Setup of job 5723:
// attitude_estimation
module attitude_estimation(
    input clk,
    input reset,
    output SCLK,
    output MOSI,
    input  MISO_G,
    output SS_G,
    input  MISO_A,
    output SS_A,
    output [15:0] gyro_x,
    output [15:0] gyro_y,
    output [15:0] accl_x,
    output [15:0] accl_y,
    output [15:0] accl_z
    );
clock: 10.2 ns
lec_check: 0
abc_area: 0
cap_margin: 20
core_margin: 2
core_utilization: 58
gpl_routability_driven: 1
gpl_timing_driven: 1
max_routing_layer: met4
slew_margin: 20
tns_end_percent: 40
run.sh (not shown) runs the stock make flow with config.mk's settings and CLKGATE_MAP_FILE=.
Job 5723 had finished all stages when the layout checks came back failing, citing setup timing.
The following lists how job 2628 was set up differently from job 5723:
- a deleted ABC_AREA that had been 0
- a change of CORE_UTILIZATION from 58 to 10
- a deleted GPL_TIMING_DRIVEN that had been 1
- a deleted TNS_END_PERCENT that had been 40
- a deleted MAX_ROUTING_LAYER that had been met4
- a deleted GPL_ROUTABILITY_DRIVEN that had been 1
- a change of the clock period (ns, I/O delays scaled along) from 10.2 to 22.1
==> comparison <==
- Job 2628: full flow OK, the timing, DRC and antenna checks passed
- Taking job 5723 as 1.0, job 2628 lands at 0.080 on non-clock buffer count.
- Comparing job 2628 and job 5723, hold slack is lower on job 2628.
- Global routing met2 resource utilization, job 2628 and job 5723: larger value in job 5723
- Compared with job 5723, job 2628 supports a lower clock frequency.
- Of job 2628 and job 5723, the run reporting the higher maximum fanout encountered on the critical timing path was job 2628.
- Between job 2628 and job 5723, it is job 2628 whose overall die width is higher, by about 140%.
- The total via count after detailed routing in job 5723 is 1.15 times that in job 2628.
- Relative to job 5723, the wire length of the first global-routing pass of job 2628 is lower by 4.0 mm.
- Looking at global routing usage on met1, job 2628 sits 32 points lower than job 5723 does.
Edits applied to the flow inputs when going from job 2628 to job 9499:
- setting PLACE_DENSITY to 0.35 for the first time
- setting SETUP_SLACK_MARGIN to 1.36 for the first time
- changing CORE_UTILIZATION from 10 to 72
- setting CTS_CLUSTER_SIZE to 51 for the first time
- changing the clock period (ns, I/O delays scaled along) from 22.1 to 5.3
Findings:
- Job 2628 went all the way through synthesis, placement and routing and the layout is clean on timing, DRC and antenna.
- Job 9499 got as far as clock tree synthesis, where a tool error ended the run.
- From job 2628 to job 9499 the numbers moved as follows: synthesized cell count flat, instance count after placement with tap cells included down 3255, minimum setup slack after placement down 14630 ps.
diff inputs: job 9499 => job 3545
- CORE_UTILIZATION: 72 -> 65
- PLACE_DENSITY: 0.35 -> unset
- CTS_CLUSTER_SIZE: 51 -> unset
- MAX_ROUTING_LAYER: unset -> met4
- SETUP_SLACK_MARGIN: 1.36 -> unset
- the clock period (ns, I/O delays scaled along): 5.3 -> 10.8
## What came out
Of the two candidates, job 9499 has the better die area and job 3545 the worse one.
Diff job 9499..job 3545 | area figure in the yosys stat output | unchanged
Compared with job 9499, weighted congestion at the end of routability-driven global placement in job 3545 decreased slightly.
[job 3545] flow finished | final checks: failed | reasons: setup timing

========
attitude_estimation again, from the RTL that the note above started with.
clock: 16.0 ns
lec_check: 0
cap_margin: 20
cell_pad_in_sites_global_placement: 2
core_aspect_ratio: 1.21
core_margin: 2
core_utilization: 65
cts_cluster_diameter: 215
cts_cluster_size: 31
gpl_routability_driven: 0
gpl_timing_driven: 1
hold_slack_margin: 0.22
min_routing_layer: met2
place_density_lb_addon: 0.0
setup_slack_margin: 2.77
slew_margin: 20
The first run never finished: it broke off in global placement without I/O on FLW-0024.
==> next run, changes <==
==> flow/config.mk (replaced) <==
export PLATFORM = sky130hd
export DESIGN_NAME = attitude_estimation
export DESIGN_NICKNAME = attitude_estimation
export VERILOG_FILES = /design/flow/design.v
export SDC_FILE = /design/flow/constraint.sdc
export NUM_CORES = 4
export LEC_CHECK = 0
export CAP_MARGIN = 20
export CORE_ASPECT_RATIO = 1.21
export CORE_MARGIN = 2
export CORE_UTILIZATION = 65
export CTS_CLUSTER_SIZE = 12
export GPL_ROUTABILITY_DRIVEN = 1
export GPL_TIMING_DRIVEN = 1
export MIN_ROUTING_LAYER = met2
export PLACE_DENSITY_LB_ADDON = 0.0
export SLEW_MARGIN = 20
Effect: Now the flow completed without violations; die area stays the same; synthesized area does not change; synthesized cell count does not change.
